Design mips16_core, start of the top module:
module mips16_core(
	input clk,
	input rst,  
	output [9:0] imem_addr,
	input [15:0] imem_rdata,
	output [9:0] dmem_addr,
	output dmem_we,
	output [15:0] dmem_wdata,
	input [15:0] dmem_rdata,
	input [15:0] in_data,
	output rf_we,
	output [4:0] rf_waddr,
	output [15:0] rf_wdata
	);
Size in the first run: roughly 6400 cells after synthesis, roughly 550 flip-flops, about 110 I/O pins, roughly 46000 um^2 of cells after synthesis.
export LEC_CHECK = 0
export ABC_AREA = 1
export CAP_MARGIN = 20
export CORE_MARGIN = 2
export CORE_UTILIZATION = 72
export CTS_CLUSTER_DIAMETER = 397
export CTS_CLUSTER_SIZE = 10
export PLACE_DENSITY_LB_ADDON = 0.11
export SLEW_MARGIN = 20
create_clock -name core_clock -period 20.2 [get_ports {clk}]
run.sh (not shown) runs the stock make flow with config.mk's settings and CLKGATE_MAP_FILE=.
The first run failed in 5_1_grt with GRT-0116.
Next try:
- ABC_AREA: 1 -> default
- CORE_UTILIZATION: 72 -> 65
- CTS_CLUSTER_DIAMETER: 397 -> default
- CTS_CLUSTER_SIZE: 10 -> default
- MAX_ROUTING_LAYER: default -> met4
- PLACE_DENSITY_LB_ADDON: 0.11 -> default
- clock period: 20.2 -> 36.8 ns (I/O delays scaled with it)
Result: The changed run stopped in 5_1_grt, error GRT-0232; die area climbs by about 12%; synthesized cell count decreases by 14%; synthesized area went up by 1.7%.
Next try:
- ABC_AREA: default -> 1
- CORE_UTILIZATION: 65 -> 64
- CTS_CLUSTER_SIZE: default -> 95
- MAX_ROUTING_LAYER: met4 -> default
- PLACE_DENSITY: default -> 0.35
- clock period: 36.8 -> 38.0 ns (I/O delays scaled with it)
Effect: The changed run ended with an error in 5_1_grt on ODB-0269. Synthesized area went down slightly. Synthesized cell count went up by about a fifth. Die size stays flat.
Next try:
- CORE_UTILIZATION: 64 -> 58
- CTS_CLUSTER_SIZE: 95 -> default
- PLACE_DENSITY: 0.35 -> default
- clock period: 38.0 -> 36.5 ns (I/O delays scaled with it)
Now the flow finished but fails on setup timing.
Die size came out higher by 10%.
Synthesized cell count stays the same.
Area after synthesis does not change.

build 44:
mips16_core again, from the RTL that the note above started with.
Settings: LEC_CHECK=0, ABC_AREA=1, CAP_MARGIN=20, CORE_MARGIN=2, CORE_UTILIZATION=72, CTS_CLUSTER_SIZE=15, PLACE_DENSITY_LB_ADDON=0.05, SETUP_SLACK_MARGIN=0.62, SLEW_MARGIN=20; clock period 13.0 ns.
Build 44 did not finish; the tool stopped in 5_1_grt with error GRT-0116.
Here is what was changed in the inputs of build 66 compared with build 44.
- clearing CTS_CLUSTER_SIZE, which used to be 15
- clearing SETUP_SLACK_MARGIN, which used to be 0.62
- clearing ABC_AREA, which used to be 1
- clearing PLACE_DENSITY_LB_ADDON, which used to be 0.05
- putting HOLD_SLACK_MARGIN at 0.3 where nothing was set
- swapping 72 for 50 in CORE_UTILIZATION
- swapping 13.0 for 36.1 in the clock period (ns, I/O delays scaled along)
Notes after the runs:
Although build 66 finished all stages, its layout failed final checks on negative setup slack. Diff build 44 and build 66: last weighted congestion value of the routability-driven placer higher in build 44. Comparing chip width for build 44 and build 66, the bigger number came from build 66. Note that the post-CTS repair timing setup buffer count recorded for build 44 amounts to 2.0 times the value seen in build 66.
Changes in build 47 relative to build 66:
- an added GPL_ROUTABILITY_DRIVEN of 0
- an added TNS_END_PERCENT of 10
- a change of CORE_UTILIZATION from 50 to 40
- an added ABC_AREA of 1
- a deleted HOLD_SLACK_MARGIN that had been 0.3
- a change of the clock period (ns, I/O delays scaled along) from 36.1 to 60.1
Notes after the runs:
Build 47 finished every stage and its layout cleared the timing, design-rule and antenna checks. Compared to build 66, the router laid down less metal wire for build 47. In the floorplan summary, build 47 is listed with a die area greater than that of build 66. Flip-flop and latch share of the layout cell area on build 47 is up relative to build 66. Compared with build 66, in build 47 via count dropped 8482; detailed-routed wire length on met2 dropped 25%; count of placed standard cells in the final layout, fillers left out dropped about 1.1%. The lower required time reported for the critical path endpoint of build 66 and build 47 is in build 66.
> inputs changed (build 47 -> build 65)
- clearing GPL_ROUTABILITY_DRIVEN, which used to be 0
- putting CELL_PAD_IN_SITES_GLOBAL_PLACEMENT at 1 where nothing was set
- putting MAX_ROUTING_LAYER at met4 where nothing was set
- swapping 20 for 10 in SLEW_MARGIN
- clearing ABC_AREA, which used to be 1
- swapping 60.1 for 37.6 in the clock period (ns, I/O delays scaled along)
==> results <==
Finished, but not clean: build 65, with negative setup slack.
Delta (build 65 minus build 47): detailed-router iteration count before antenna repair lower, detailed placer's ending HPWL higher.
Clock latency reported for the late side of the worst-skew pair is lower on build 47
Compared with build 47, build 65 shows a higher post-synthesis instance area.
In the route summary, build 65 ends up with a via count exceeding that of build 47.
Relative to build 65, the following input files were edited for build 61:
- putting SETUP_SLACK_MARGIN at 5.0 where nothing was set
- putting ABC_AREA at 1 where nothing was set
- swapping 40 for 20 in CORE_UTILIZATION
- putting PLACE_DENSITY_LB_ADDON at 0.21 where nothing was set
- putting MIN_ROUTING_LAYER at met1 where nothing was set
- swapping 2 for 5 in CORE_MARGIN
- swapping 10 for 15 in SLEW_MARGIN
- putting GPL_TIMING_DRIVEN at 0 where nothing was set
- swapping 20 for 5 in CAP_MARGIN
Notes after the runs:
Build 61 finished all stages; however, its layout fails the closing checks, the failures being negative setup slack.
Taking build 65 as 1.0, build 61 lands at 1.06 on upper clock frequency limit.
Compared build 61 against build 65.
Going from build 65 to build 61, the die height was found to have gone up by 42%.
The non-clock buffer area fraction after layout of build 61 falls short of that of build 65 by 5.1 points.
| hold slack | build 61 vs build 65 | worse |
Placed standard-cell area (build 61 over build 65): decrease, about 10%
Taking build 65 as the reference, in build 61 area fraction in and, or, nand and nor cells now sits higher, synthesized area now sits lower, H-tree depth now sits higher, number of different library cells in the post-synthesis netlist now sits lower.
Here is what was changed in the inputs of build 93 compared with build 61.
- removing PLACE_DENSITY_LB_ADDON (formerly 0.21)
- changing CORE_MARGIN from 5 to 2
- removing SETUP_SLACK_MARGIN (formerly 5.0)
- removing ABC_AREA (formerly 1)
- changing SLEW_MARGIN from 15 to 10
- changing CORE_UTILIZATION from 20 to 40
- changing MIN_ROUTING_LAYER from met1 to met2
Findings:
Status(build 93) = ERROR, stage = 5_1_grt. Compared with build 61, in build 93 number of input and output port buffers inserted went down; area after synthesis went up; per-instance average area after synthesis went up; xor/xnor cell area share of the yosys netlist went down; unique cell type count in the Yosys netlist went up. Build 93 vs build 61 — routability congestion estimate from global placement climbed by more than a quarter. Looking at synthesized cell count, build 93 sits 884 lower than build 61 does.

job 9607:
Starting RTL as in the previous note.
make LEC_CHECK=0 ABC_AREA=1 CAP_MARGIN=20 CORE_MARGIN=2 CORE_UTILIZATION=72 CTS_CLUSTER_DIAMETER=400 CTS_CLUSTER_SIZE=99 PLACE_DENSITY=0.36 SLEW_MARGIN=20 finish   # period 23.2 ns
What ended job 9607 was a tool error in global routing; the run never finished.
Edits applied to the flow inputs when going from job 9607 to job 7740:
- removing PLACE_DENSITY (formerly 0.36)
- removing CTS_CLUSTER_SIZE (formerly 99)
- removing CTS_CLUSTER_DIAMETER (formerly 400)
- changing CORE_UTILIZATION from 72 to 47
- removing ABC_AREA (formerly 1)
- changing the clock period (ns, I/O delays scaled along) from 23.2 to 32.2
### Flow results
Job 7740 finished every stage; the final checks, however, were not passed, the failures being negative setup slack.
Job 7740 vs job 9607, floorplan net count went down by 884.
Looking only at share of synthesized area occupied by flip-flops and latches, and setting everything else aside, the lower value of job 7740 and job 9607 goes to job 7740.
Area of the synthesized netlist per yosys stat, job 7740 and job 9607, lower one = job 9607.
NOTE final RePlAce weighted congestion job 9607->job 7740 decreased by more than 10%
Input-level comparison between job 1230 and job 7740:
- CORE_UTILIZATION changed from 47 to 40
- the clock period (ns, I/O delays scaled along) changed from 32.2 to 28.0
==> comparison <==
- Of job 7740 and job 1230, not a single run came through the flow clean.
- Although it ran to completion, job 1230 produced a layout that fails the final checks because of negative setup slack.
- Job 7740 had finished all stages when the layout checks came back failing, citing negative setup slack.
- Job 1230 vs job 7740: area growth from synthesis to layout up in job 1230
- Compared with job 7740, in job 1230 clock-buffer cell count now larger; via count now smaller; number of antenna violations at the first check in global routing now smaller; multi-input combinational cell area comparable.
- Job 7740 has lower first-pass GRT wire length than job 1230.
- The final reports for job 1230 and job 7740 show met1 track utilization from global routing lower in the former.
- Diff job 7740 -> job 1230 | cell count | up by a few percent
Here is what was changed in the inputs of job 4169 compared with job 1230.
- putting MAX_ROUTING_LAYER at met4 where nothing was set
- swapping 40 for 66 in CORE_UTILIZATION
- swapping 28.0 for 40.9 in the clock period (ns, I/O delays scaled along)
[summary]
Aoi/oai-family share of the synthesized area: job 4169 vs job 1230 identical. What ended job 4169 was a tool error in global routing; the run never finished. Compared with job 1230, in job 4169 distinct cell type count after synthesis was more or less identical, worst setup slack after placement grew by 10900 ps, TritonCTS buffer count roughly the same. Summary of the comparison: core utilization before placement is higher in job 4169, relative to job 1230. Changes observed in job 4169 relative to job 1230: die span in y decreased by 76 um relative to the old numbers; die boundary width went down by about 22%; die size decreased by 39% relative to the old numbers. From job 4169 to job 1230, cts-stage hold buffer count did not move at all. Total core area, job 1230 and job 4169, higher one = job 1230. Post-synthesis chip area from yosys: job 1230 vs job 4169, no meaningful difference.
--- input diff job 4169..job 9329 ---
- ABC_AREA: unset -> 1
- MAX_ROUTING_LAYER: met4 -> unset
- CORE_UTILIZATION: 66 -> 72
- PLACE_DENSITY: unset -> 0.4
- the clock period (ns, I/O delays scaled along): 40.9 -> 20.2
global routing: job 9329 exited with error. Post-synthesis average cell area (job 9329 over job 4169): decrease, about 15%. [compare] base=job 4169 new=job 9329: count of buffers added by post-CTS timing repair for setup -about 40%; sequential element share of the synthesized area went up by 0.58 points; number of buffers on the longest clock path closely matched the old numbers; area share of xor/xnor cells in the synthesized design has increased. Looking at HPWL after detailed placement, job 9329 sits below job 4169.

Starting RTL as in the previous note.
Design mips16_core, start of the top module:
module mips16_core(
	input clk,
	input rst,  
	output [9:0] imem_addr,
	input [15:0] imem_rdata,
	output [9:0] dmem_addr,
	output dmem_we,
	output [15:0] dmem_wdata,
	input [15:0] dmem_rdata,
	input [15:0] in_data,
	output rf_we,
	output [4:0] rf_waddr,
	output [15:0] rf_wdata
	);
clock: 32.5 ns
lec_check: 0
cap_margin: 20
cell_pad_in_sites_global_placement: 1
core_aspect_ratio: 0.61
core_margin: 2
core_utilization: 40
cts_cluster_size: 20
gpl_routability_driven: 0
gpl_timing_driven: 0
place_density_lb_addon: 0.24
setup_slack_margin: 4.82
slew_margin: 20
tns_end_percent: 75
The baseline did not get past 5_1_grt.
==> next run, changes <==
Settings changed: ABC_AREA from default to 1, CELL_PAD_IN_SITES_GLOBAL_PLACEMENT 1 to default, CORE_ASPECT_RATIO 0.61 to default, CORE_MARGIN 2 to 9, CTS_CLUSTER_SIZE 20 to default, GPL_TIMING_DRIVEN 0 to default, PLACE_DENSITY_LB_ADDON 0.24 to default, SETUP_SLACK_MARGIN 4.82 to default, TNS_END_PERCENT 75 to 10.
Clock period 32.5 ns to 60.1 ns, I/O delays scaled along.
Effect: Now the flow passed the timing, design-rule and antenna checks; area after synthesis is lower by about 1.6%; die size is higher by 6.4%; synthesized cell count is higher by about 16%.
==> next run, changes <==
Settings changed: CORE_MARGIN 9 to 2, CORE_UTILIZATION 40 to 72, CTS_CLUSTER_DIAMETER from default to 400, GPL_ROUTABILITY_DRIVEN 0 to default, PLACE_DENSITY from default to 0.77, TNS_END_PERCENT 10 to default.
Clock period 60.1 ns to 23.2 ns, I/O delays scaled along.
Now the flow aborted during 5_1_grt (GRT-0232).
Die size went down by well over a third.
Synthesized cell count is unchanged.
Synthesized area is unchanged.

## build 19
Starting RTL as in the previous note.
// mips16_core
module mips16_core(
	input clk,
	input rst,  
	output [9:0] imem_addr,
	input [15:0] imem_rdata,
	output [9:0] dmem_addr,
	output dmem_we,
	output [15:0] dmem_wdata,
	input [15:0] dmem_rdata,
	input [15:0] in_data,
	output rf_we,
	output [4:0] rf_waddr,
	output [15:0] rf_wdata
	);
Settings: LEC_CHECK=0, ABC_AREA=1, CAP_MARGIN=20, CELL_PAD_IN_SITES_GLOBAL_PLACEMENT=1, CORE_ASPECT_RATIO=0.61, CORE_MARGIN=2, CORE_UTILIZATION=40, CTS_CLUSTER_SIZE=20, GPL_ROUTABILITY_DRIVEN=1, GPL_TIMING_DRIVEN=0, MIN_ROUTING_LAYER=met1, SETUP_SLACK_MARGIN=4.82, SLEW_MARGIN=20, TNS_END_PERCENT=75; clock period 72.2 ns.
Build 19 completed end to end with timing, DRC and antenna clean.
Relative to build 19, the following input files were edited for build 83:
- clearing CORE_ASPECT_RATIO, which used to be 0.61
- swapping 4.82 for 4.89 in SETUP_SLACK_MARGIN
- clearing MIN_ROUTING_LAYER, which used to be met1
- clearing GPL_TIMING_DRIVEN, which used to be 0
- swapping 40 for 58 in CORE_UTILIZATION
- swapping 75 for 5 in TNS_END_PERCENT
- clearing CTS_CLUSTER_SIZE, which used to be 20
- clearing GPL_ROUTABILITY_DRIVEN, which used to be 1
- clearing CELL_PAD_IN_SITES_GLOBAL_PLACEMENT, which used to be 1
- swapping 72.2 for 24.1 in the clock period (ns, I/O delays scaled along)
## What came out
Instance area at placement came out higher on build 83 than on build 19. Between build 83 and build 19, the buffer levels on the longest clock path figures differ only marginally. Looking only at number of port buffers, and setting everything else aside, the lower value of build 83 and build 19 goes to build 19. In build 83 relative to build 19, die span in y had gone up by a few percent. The run showing the greater global placer's final weighted congestion is build 19. Higher cell resize tally after clock tree synthesis among build 83 and build 19: build 83. Build 83 does better than build 19 on placed wire-length estimate. The number of buffers added for setup after CTS of build 83 exceeds that of build 19 by 376. The log for build 83 ends in 5_1_grt with error GRT-0116, so the run never completed. Looking at chip area, build 83 sits below build 19.

try-raven:
Starting RTL as in the previous note.
clock: 24.1 ns
lec_check: 0
abc_area: 1
cap_margin: 20
core_margin: 2
core_utilization: 68
cts_cluster_diameter: 352
cts_cluster_size: 100
place_density: 0.4
slew_margin: 20
tns_end_percent: 10
Run status, try-raven: aborted in global routing (5_1_grt), error GRT-0232
--- input diff try-raven..try-quartz ---
- setting HOLD_SLACK_MARGIN to 0.27 for the first time
- changing CORE_UTILIZATION from 68 to 58
- removing CTS_CLUSTER_SIZE (formerly 100)
- setting SETUP_SLACK_MARGIN to 5.0 for the first time
- removing CTS_CLUSTER_DIAMETER (formerly 352)
- removing TNS_END_PERCENT (formerly 10)
- removing PLACE_DENSITY (formerly 0.4)
- changing the clock period (ns, I/O delays scaled along) from 24.1 to 24.7
[summary]
try-quartz: complete, dirty (setup timing). From try-raven to try-quartz the numbers moved as follows: die area grew by 0.012 mm2, instance area after placement went up by 1.7%, count of library flops with an enable pin held.
## Diff of input files: try-ember against try-quartz
- putting TNS_END_PERCENT at 5 where nothing was set
- swapping 24.7 for 24.1 in the clock period (ns, I/O delays scaled along)
==> results <==
- | total half-perimeter wirelength after legalization and detailed placement | higher: try-ember |
- try-ember -> try-quartz: number of unique standard cell types used by synthesis delta 0, exact match
- Compared with try-quartz, try-ember shows a lower final weighted congestion of routability-driven global placement.
- Measured against try-quartz, the post-CTS setup buffer count of try-ember comes out at 5.3 times the reference value.
- From try-quartz to try-ember, mean post-synth cell area did not move at all.
- For post-synthesis async set-or-reset flop share, try-quartz and try-ember come out practically identical.
- try-ember never completed, since it errored out during global routing (5_1_grt).
- As far as synthesis area per yosys goes, try-ember and try-quartz are indistinguishable; the numbers are identical.
- In try-ember, the instance area at placement came out about 0.33% below the value in try-quartz.
- try-ember against try-quartz: starting density of the core held steady, post-cts gate resize count increased about 200%, die width held.
